== exp/amber ==
// fir
module fir(
	input			clk_100k,
	input			rst_n,
	input 	signed [8:0]	samp_in,
	output 	signed [8:0]	fir_out	
);
For scale: ~5400 cells after synthesis, roughly 190 flip-flops, about 55000 µm² of cells after synthesis.
make LEC_CHECK=0 ABC_AREA=1 CAP_MARGIN=20 CELL_PAD_IN_SITES_GLOBAL_PLACEMENT=0 CORE_ASPECT_RATIO=0.83 CORE_MARGIN=2 CORE_UTILIZATION=72 CTS_CLUSTER_DIAMETER=217 CTS_CLUSTER_SIZE=14 GPL_ROUTABILITY_DRIVEN=1 MAX_ROUTING_LAYER=met4 MIN_ROUTING_LAYER=met1 PLACE_DENSITY_LB_ADDON=0.21 SETUP_SLACK_MARGIN=-0.46 SLEW_MARGIN=20 finish   # period 9.17 ns
run.sh (not shown) runs the stock make flow with config.mk's settings and CLKGATE_MAP_FILE=.
Although exp/amber finished all stages, its layout failed final checks on negative setup slack.
The inputs of exp/ember differ from those of exp/amber as listed below.
diff --git a/flow/config.mk b/flow/config.mk
--- a/flow/config.mk
+++ b/flow/config.mk
@@ -11 +11 @@
-export CORE_ASPECT_RATIO = 0.83
+export CORE_ASPECT_RATIO = 1.47
@@ -14,2 +14 @@
-export CTS_CLUSTER_DIAMETER = 217
-export CTS_CLUSTER_SIZE = 14
+export CTS_CLUSTER_SIZE = 72
@@ -17 +15,0 @@
-export MAX_ROUTING_LAYER = met4
@@ -19,2 +17,2 @@
-export PLACE_DENSITY_LB_ADDON = 0.21
-export SETUP_SLACK_MARGIN = -0.46
+export PLACE_DENSITY = 0.64
+export SETUP_SLACK_MARGIN = 4.55
==> flow/constraint.sdc <==
create_clock -name core_clock -period 15.5 [get_ports {clk_100k}]
set_input_delay 3.1000 -clock core_clock [delete_from_list [all_inputs] [get_ports {clk_100k}]]
set_output_delay 3.1000 -clock core_clock [all_outputs]
set_load 0.01 [all_outputs]
exp/ember ended with every stage complete and zero timing, DRC or antenna violations.
Number of antenna violations at the first check in global routing: exp/ember vs exp/amber down 8
Higher routed wire length goes to exp/amber over exp/ember.
[compare] base=exp/amber new=exp/ember: setup slack of the critical path after layout climbed 5240 ps; area growth from synthesis to layout shows a reduction of 13 points.
exp/ember ended up with fewer standard cells than exp/amber.
Delta (exp/ember minus exp/amber): cell count after placement went down; non-clock buffer count went down.
[exp/ember] cell area fell about 10% relative to exp/amber
Looking at worst setup path startpoint, the samp[5][4] result is from exp/amber; the samp[9][1] one comes from exp/ember.
Looking at number of nets in the finished design, exp/ember sits below exp/amber.
For exp/garnet, these inputs were changed with respect to exp/ember:
==> flow/config.mk <==
export PLATFORM = sky130hd
export DESIGN_NAME = fir
export DESIGN_NICKNAME = fir
export VERILOG_FILES = /design/flow/design.v
export SDC_FILE = /design/flow/constraint.sdc
export NUM_CORES = 4
export LEC_CHECK = 0
export CAP_MARGIN = 20
export CORE_MARGIN = 2
export CORE_UTILIZATION = 43
export SLEW_MARGIN = 20
==> flow/constraint.sdc <==
create_clock -name core_clock -period 15.8 [get_ports {clk_100k}]
set_input_delay 3.1600 -clock core_clock [delete_from_list [all_inputs] [get_ports {clk_100k}]]
set_output_delay 3.1600 -clock core_clock [all_outputs]
set_load 0.01 [all_outputs]
Findings:
On exp/garnet: share of the core filled with cells is 32 points lower than what exp/ember gave.
exp/garnet vs exp/ember, highest routing layer actually used: met4 vs met5
Diff exp/garnet and exp/ember: die area lower in exp/ember
Delta (exp/garnet minus exp/ember): sum of buffers and inverters on the critical path now sits lower; final cell count without fillers now sits higher.
The lower count of inserted tapcells came out of exp/ember.


## the baseline
fir again, from the RTL that the note above started with.
Settings: LEC_CHECK=0, ABC_AREA=1, CAP_MARGIN=20, CORE_MARGIN=2, CORE_UTILIZATION=72, CTS_CLUSTER_DIAMETER=232, GPL_ROUTABILITY_DRIVEN=0, MAX_ROUTING_LAYER=met4, PLACE_DENSITY_LB_ADDON=0.01, SETUP_SLACK_MARGIN=1.16, SLEW_MARGIN=20; clock period 4.5 ns.
STATUS run=the baseline STAGES=ALL_DONE FINAL_CHECKS=FAILED CAUSE=negative setup slack
#### Input delta (the candidate over the baseline)
- CTS_CLUSTER_DIAMETER now 235, was 232
- CORE_UTILIZATION now 40, was 72
- PLACE_DENSITY_LB_ADDON no longer set, was 0.01
- SETUP_SLACK_MARGIN no longer set, was 1.16
- ABC_AREA no longer set, was 1
- the clock period (ns, I/O delays scaled along) now 16.0, was 4.5
==> results <==
The candidate closes out successfully: all stages finished, all timing, DRC and antenna checks passed.
Post-DP HPWL improves in the candidate relative to the baseline.
In the candidate, the number of cells on the critical path came out about 14% above the value in the baseline.
The final reports for the candidate and the baseline show total negative setup slack higher in the former.
Global-route track usage on met1 (the candidate over the baseline): decrease, 24 points
For the area growth from synthesis to final layout, the candidate came in 12 points lower than the baseline did.
The baseline -> the candidate: cell area after synthesis decreased slightly
Worst setup slack in the candidate vs the baseline: up 9.36 ns
Chip area estimate from yosys synthesis was higher in the baseline than in the candidate.


fir again, from the RTL that the note above started with.
Settings: LEC_CHECK=0, ABC_AREA=1, CAP_MARGIN=20, CORE_MARGIN=2, CORE_UTILIZATION=72, CTS_CLUSTER_SIZE=72, MAX_ROUTING_LAYER=met4, PLACE_DENSITY_LB_ADDON=0.01, SETUP_SLACK_MARGIN=0.74, SLEW_MARGIN=20; clock period 4.5 ns.
The baseline finished with setup timing left.
==> next run, changes <==
--- a/flow/config.mk
+++ b/flow/config.mk
@@ -12,4 +11,0 @@
-export CTS_CLUSTER_SIZE = 72
-export MAX_ROUTING_LAYER = met4
-export PLACE_DENSITY_LB_ADDON = 0.01
-export SETUP_SLACK_MARGIN = 0.74
==> flow/constraint.sdc (replaced) <==
create_clock -name core_clock -period 24.7 [get_ports {clk_100k}]
set_input_delay 4.9400 -clock core_clock [delete_from_list [all_inputs] [get_ports {clk_100k}]]
set_output_delay 4.9400 -clock core_clock [all_outputs]
set_load 0.01 [all_outputs]
Outcome:
- Now the flow produced a clean layout
- cell area went down by 14%
- die area does not change
- first-iteration DRC count went down by 64%
- setup slack gains 16 ns
- hold slack gains 0.091 ns
- routed wire length went down by 33%
- via count went down by 23%
- flip-flop count is unchanged
- global-route usage went down by 16 points
==> next run, changes <==
--- a/flow/config.mk
+++ b/flow/config.mk
@@ -11,0 +12,3 @@
+export MAX_ROUTING_LAYER = met4
+export PLACE_DENSITY_LB_ADDON = 0.01
+export SETUP_SLACK_MARGIN = 1.16
==> flow/constraint.sdc (replaced) <==
create_clock -name core_clock -period 4.5 [get_ports {clk_100k}]
set_input_delay 0.9000 -clock core_clock [delete_from_list [all_inputs] [get_ports {clk_100k}]]
set_output_delay 0.9000 -clock core_clock [all_outputs]
set_load 0.01 [all_outputs]
The new run finished but failed the layout checks on setup timing.
Final cell count rises by about a fifth.
Global-route usage grows by 16 points.
Synthesized cell count stays the same.
Worst setup slack got worse by 16 ns.
Clock-buffer cell count stays the same.
Routed wire length is higher by well over a third.
==> next run, changes <==
--- a/flow/config.mk
+++ b/flow/config.mk
@@ -8,2 +8 @@
-export ABC_AREA = 1
-export CAP_MARGIN = 20
+export CAP_MARGIN = 15
@@ -12,3 +11 @@
-export MAX_ROUTING_LAYER = met4
-export PLACE_DENSITY_LB_ADDON = 0.01
-export SETUP_SLACK_MARGIN = 1.16
+export SETUP_SLACK_MARGIN = -0.94
==> flow/constraint.sdc (replaced) <==
create_clock -name core_clock -period 13.4 [get_ports {clk_100k}]
set_input_delay 2.6800 -clock core_clock [delete_from_list [all_inputs] [get_ports {clk_100k}]]
set_output_delay 2.6800 -clock core_clock [all_outputs]
set_load 0.01 [all_outputs]
What happened:
- The new run finished but failed the layout checks on setup timing
- routed wire length went down by 23%
- clock-buffer cell count stays the same
- via count goes down by about 16%
- clock skew is about the same
- final area decreases by 5.5%
- final cell count shrinks by 9.8%
==> next run, changes <==
--- a/flow/config.mk
+++ b/flow/config.mk
@@ -8 +8,2 @@
-export CAP_MARGIN = 15
+export ABC_AREA = 1
+export CAP_MARGIN = 20
@@ -11 +12,2 @@
-export SETUP_SLACK_MARGIN = -0.94
+export MAX_ROUTING_LAYER = met4
+export SETUP_SLACK_MARGIN = 0.4
==> flow/constraint.sdc (replaced) <==
create_clock -name core_clock -period 4.56 [get_ports {clk_100k}]
set_input_delay 0.9120 -clock core_clock [delete_from_list [all_inputs] [get_ports {clk_100k}]]
set_output_delay 0.9120 -clock core_clock [all_outputs]
set_load 0.01 [all_outputs]
The changed run reached the layout checks and failed them: setup timing. Clock-buffer cell count does not change. Final cell count went up by 11%. Setup slack is worse by 7.8 ns. Cell area climbs by 6.5%.
==> next run, changes <==
--- a/flow/config.mk
+++ b/flow/config.mk
@@ -8 +7,0 @@
-export ABC_AREA = 1
@@ -11,3 +10 @@
-export CORE_UTILIZATION = 72
-export MAX_ROUTING_LAYER = met4
-export SETUP_SLACK_MARGIN = 0.4
+export CORE_UTILIZATION = 40
==> flow/constraint.sdc (replaced) <==
create_clock -name core_clock -period 15.8 [get_ports {clk_100k}]
set_input_delay 3.1600 -clock core_clock [delete_from_list [all_inputs] [get_ports {clk_100k}]]
set_output_delay 3.1600 -clock core_clock [all_outputs]
set_load 0.01 [all_outputs]
This time the run went through all stages and came out clean; non-clock buffer count drops by 929; cell count came out lower by a little under a tenth; hold slack is better by 0.14 ns; sequential cell count does not change; wire length fell by well over a third; design area decreases by roughly a tenth; synthesized area is lower slightly; die area rises by well over a third; synthesized cell count falls by a little under a tenth; setup slack is better by 9.8 ns.
